// mul_op
module mul_op #(parameter INPUTS = 2,
		parameter OUTPUTS = 1,
		parameter DATA_IN_SIZE = 32,
		parameter DATA_OUT_SIZE = 32)
		(
		input clk,
		input rst,
		input [INPUTS * (DATA_IN_SIZE)- 1 : 0]data_in_bus,
		input [INPUTS - 1 : 0]valid_in_bus,
		output [INPUTS - 1 : 0] ready_in_bus,
		output [OUTPUTS * (DATA_OUT_SIZE) - 1 : 0]data_out_bus,
		output [OUTPUTS - 1 : 0]valid_out_bus,
		input 	[OUTPUTS - 1 : 0] ready_out_bus
);
Settings: LEC_CHECK=0, ABC_AREA=1, CAP_MARGIN=0, CELL_PAD_IN_SITES_GLOBAL_PLACEMENT=1, CORE_ASPECT_RATIO=0.5, CORE_MARGIN=7, CORE_UTILIZATION=61, CTS_CLUSTER_DIAMETER=240, CTS_CLUSTER_SIZE=99, MIN_ROUTING_LAYER=met1, PLACE_DENSITY_LB_ADDON=0.28, SETUP_SLACK_MARGIN=-1.1, SLEW_MARGIN=20; clock period 12.9 ns.
run.sh (not shown) runs the stock make flow with config.mk's settings and CLKGATE_MAP_FILE=.
The starting point went through all stages and came out clean.
Next try:
ABC_AREA = default   (was 1)
CAP_MARGIN = 20   (was 0)
CORE_ASPECT_RATIO = 1.45   (was 0.5)
PLACE_DENSITY = 0.43   (was default)
PLACE_DENSITY_LB_ADDON = default   (was 0.28)
SETUP_SLACK_MARGIN = -1.28   (was -1.1)
TNS_END_PERCENT = 30   (was default)
What happened: Clock-buffer cell count climbs by 1; hold slack barely changes; via count drops by 14%; setup slack got worse by 610 ps.
Next try:
CELL_PAD_IN_SITES_GLOBAL_PLACEMENT = default   (was 1)
CORE_ASPECT_RATIO = default   (was 1.45)
CORE_MARGIN = 2   (was 7)
CORE_UTILIZATION = 40   (was 61)
CTS_CLUSTER_DIAMETER = default   (was 240)
CTS_CLUSTER_SIZE = default   (was 99)
MIN_ROUTING_LAYER = default   (was met1)
PLACE_DENSITY = default   (was 0.43)
SETUP_SLACK_MARGIN = default   (was -1.28)
TNS_END_PERCENT = default   (was 30)
clock period = 7.52 ns   (was 12.9 ns; I/O delays follow)
Outcome:
- worst setup slack is worse by 4800 ps
- maximum frequency rose by 8.6%
- synthesized area does not change
Next try:
clock period = 4.99 ns   (was 7.52 ns; I/O delays follow)
The changed run reached the layout checks and failed them: negative setup slack.
Count of clock-buffer cells in the layout goes down by 1.
Die size stays the same.
Cell area goes up by 11%.

* * *

Starting RTL as in the previous note.
// mul_op
module mul_op #(parameter INPUTS = 2,
		parameter OUTPUTS = 1,
		parameter DATA_IN_SIZE = 32,
		parameter DATA_OUT_SIZE = 32)
		(
		input clk,
		input rst,
		input [INPUTS * (DATA_IN_SIZE)- 1 : 0]data_in_bus,
		input [INPUTS - 1 : 0]valid_in_bus,
		output [INPUTS - 1 : 0] ready_in_bus,
		output [OUTPUTS * (DATA_OUT_SIZE) - 1 : 0]data_out_bus,
		output [OUTPUTS - 1 : 0]valid_out_bus,
		input 	[OUTPUTS - 1 : 0] ready_out_bus
);
Settings: LEC_CHECK=0, CAP_MARGIN=35, CORE_ASPECT_RATIO=0.5, CORE_MARGIN=10, CORE_UTILIZATION=40, CTS_CLUSTER_DIAMETER=307, CTS_CLUSTER_SIZE=98, PLACE_DENSITY_LB_ADDON=0.25, SLEW_MARGIN=20; clock period 8.0 ns.
Then changed:
==> flow/config.mk (replaced) <==
export PLATFORM = sky130hd
export DESIGN_NAME = mul_op
export DESIGN_NICKNAME = mul_op
export VERILOG_FILES = /design/flow/design.v
export SDC_FILE = /design/flow/constraint.sdc
export NUM_CORES = 4
export LEC_CHECK = 0
export CAP_MARGIN = 25
export CELL_PAD_IN_SITES_DETAIL_PLACEMENT = 2
export CORE_ASPECT_RATIO = 0.52
export CORE_MARGIN = 6
export CORE_UTILIZATION = 54
export HOLD_SLACK_MARGIN = 0.25
export MIN_ROUTING_LAYER = met1
export SLEW_MARGIN = 20
export TNS_END_PERCENT = 50
This time the run never finished: it broke off in 3_5_place_dp with DPL-0033.
Die size came out lower by 30%.
Synthesized cell count is unchanged.
Synthesized area is unchanged.
Then changed:
==> flow/config.mk (replaced) <==
export PLATFORM = sky130hd
export DESIGN_NAME = mul_op
export DESIGN_NICKNAME = mul_op
export VERILOG_FILES = /design/flow/design.v
export SDC_FILE = /design/flow/constraint.sdc
export NUM_CORES = 4
export LEC_CHECK = 0
export CAP_MARGIN = 35
export CORE_MARGIN = 2
export CORE_UTILIZATION = 40
export CTS_CLUSTER_DIAMETER = 307
export CTS_CLUSTER_SIZE = 98
export PLACE_DENSITY = 0.35
export SLEW_MARGIN = 20
export TNS_END_PERCENT = 30
Now the flow went through all stages and came out clean.
Die size rises by a quarter to a third.
Synthesized area does not change.
Synthesized cell count stays the same.
Then changed:
--- a/flow/config.mk
+++ b/flow/config.mk
@@ -9,7 +9,7 @@
 export CORE_MARGIN = 2
-export CORE_UTILIZATION = 40
+export CORE_UTILIZATION = 71
 export CTS_CLUSTER_DIAMETER = 307
-export CTS_CLUSTER_SIZE = 98
-export PLACE_DENSITY = 0.35
+export CTS_CLUSTER_SIZE = 100
+export PLACE_DENSITY_LB_ADDON = 0.25
 export SLEW_MARGIN = 20
-export TNS_END_PERCENT = 30
+export TNS_END_PERCENT = 15
Die size shrinks by 43%.
First-iteration DRC count grows by 75%.
Register-to-register slack gets worse by 0.14 ns.
Global-route usage grows by 11 points.
Sequential share of layout area grows by 0.46 points.
Via count grows by 6.1%.
Final cell count shrinks by 12%.
Then changed:
--- a/flow/config.mk
+++ b/flow/config.mk
@@ -9,7 +9,7 @@
 export CORE_MARGIN = 2
-export CORE_UTILIZATION = 71
+export CORE_UTILIZATION = 40
 export CTS_CLUSTER_DIAMETER = 307
 export CTS_CLUSTER_SIZE = 100
-export PLACE_DENSITY_LB_ADDON = 0.25
+export PLACE_DENSITY = 0.77
 export SLEW_MARGIN = 20
-export TNS_END_PERCENT = 15
+export TNS_END_PERCENT = 5
What happened: Clock skew hardly moves; critical path depth decreases by 2; register-to-register slack improved by 0.04 ns; hold slack is better by 0.0032 ns.

* * *

Starting RTL as in the previous note.
clock: 12.9 ns
lec_check: 0
cap_margin: 20
cell_pad_in_sites_global_placement: 1
core_aspect_ratio: 0.5
core_margin: 7
core_utilization: 61
cts_cluster_diameter: 240
cts_cluster_size: 99
min_routing_layer: met1
setup_slack_margin: -1.1
slew_margin: 20
==> next run, changes <==
==> flow/config.mk (replaced) <==
export PLATFORM = sky130hd
export DESIGN_NAME = mul_op
export DESIGN_NICKNAME = mul_op
export VERILOG_FILES = /design/flow/design.v
export SDC_FILE = /design/flow/constraint.sdc
export NUM_CORES = 4
export LEC_CHECK = 0
export ABC_AREA = 1
export CAP_MARGIN = 5
export CELL_PAD_IN_SITES_GLOBAL_PLACEMENT = 1
export CORE_ASPECT_RATIO = 1.72
export CORE_MARGIN = 7
export CORE_UTILIZATION = 17
export CTS_CLUSTER_SIZE = 46
export GPL_ROUTABILITY_DRIVEN = 0
export GPL_TIMING_DRIVEN = 0
export MIN_ROUTING_LAYER = met1
export PLACE_DENSITY_LB_ADDON = 0.05
export SETUP_SLACK_MARGIN = 1.94
export SLEW_MARGIN = 20
export TNS_END_PERCENT = 95
Outcome: Die size rises to 3.5 times its value; routed wire length rises by 86%; count of clock-buffer cells in the layout stays the same; first-iteration DRC count falls by 43%; cell area rises by 13%.
==> next run, changes <==
==> flow/config.mk (replaced) <==
export PLATFORM = sky130hd
export DESIGN_NAME = mul_op
export DESIGN_NICKNAME = mul_op
export VERILOG_FILES = /design/flow/design.v
export SDC_FILE = /design/flow/constraint.sdc
export NUM_CORES = 4
export LEC_CHECK = 0
export ABC_AREA = 1
export CAP_MARGIN = 5
export CORE_ASPECT_RATIO = 0.91
export CORE_MARGIN = 2
export CORE_UTILIZATION = 72
export CTS_CLUSTER_SIZE = 79
export SLEW_MARGIN = 20
==> flow/constraint.sdc (replaced) <==
create_clock -name core_clock -period 6.23 [get_ports {clk}]
set_input_delay 1.2460 -clock core_clock [delete_from_list [all_inputs] [get_ports {clk}]]
set_output_delay 1.2460 -clock core_clock [all_outputs]
set_load 0.01 [all_outputs]
=>
- Now the flow finished but fails on setup timing
- global-route usage rises by 27 points
- design area increases by about 2.4%
- die size decreases by about 80%
- worst hold slack got worse by 0.0047 ns
- utilization climbs by 68 points
==> next run, changes <==
--- a/flow/config.mk
+++ b/flow/config.mk
@@ -7,8 +7,5 @@
 export LEC_CHECK = 0
-export ABC_AREA = 1
-export CAP_MARGIN = 5
-export CORE_ASPECT_RATIO = 0.91
+export CAP_MARGIN = 40
 export CORE_MARGIN = 2
 export CORE_UTILIZATION = 72
-export CTS_CLUSTER_SIZE = 79
 export SLEW_MARGIN = 20
==> flow/constraint.sdc (replaced) <==
create_clock -name core_clock -period 6.49 [get_ports {clk}]
set_input_delay 1.2980 -clock core_clock [delete_from_list [all_inputs] [get_ports {clk}]]
set_output_delay 1.2980 -clock core_clock [all_outputs]
set_load 0.01 [all_outputs]
Effect: The changed run produced a layout that fails on setup timing. Worst hold slack gains 0.011 ns. Final area went down by a few percent. First-iteration DRC count is lower by well over a third. Routed wire length fell by about a fifth. Count of clock-buffer cells in the layout is lower by 1. Utilization decreases by 1.3 points. Final cell count came out lower by about a fifth. Via count drops by about a fifth.
==> next run, changes <==
--- a/flow/config.mk
+++ b/flow/config.mk
@@ -7,5 +7,5 @@
 export LEC_CHECK = 0
-export CAP_MARGIN = 40
+export CAP_MARGIN = 20
 export CORE_MARGIN = 2
-export CORE_UTILIZATION = 72
+export CORE_UTILIZATION = 10
 export SLEW_MARGIN = 20
==> flow/constraint.sdc (replaced) <==
create_clock -name core_clock -period 8.92 [get_ports {clk}]
set_input_delay 1.7840 -clock core_clock [delete_from_list [all_inputs] [get_ports {clk}]]
set_output_delay 1.7840 -clock core_clock [all_outputs]
set_load 0.01 [all_outputs]
After rerunning: The new run produced a clean layout. Worst setup slack gains 2.1 ns. Final area climbs by 3.2%. Routed wire length is higher by 2.9%. Area after synthesis stays the same. Clock-buffer cell count rises by 1. Via count drops by 14%. Worst hold slack is worse by 0.011 ns. Utilization drops by 75 points. Die area rose to 7.0 times its value.
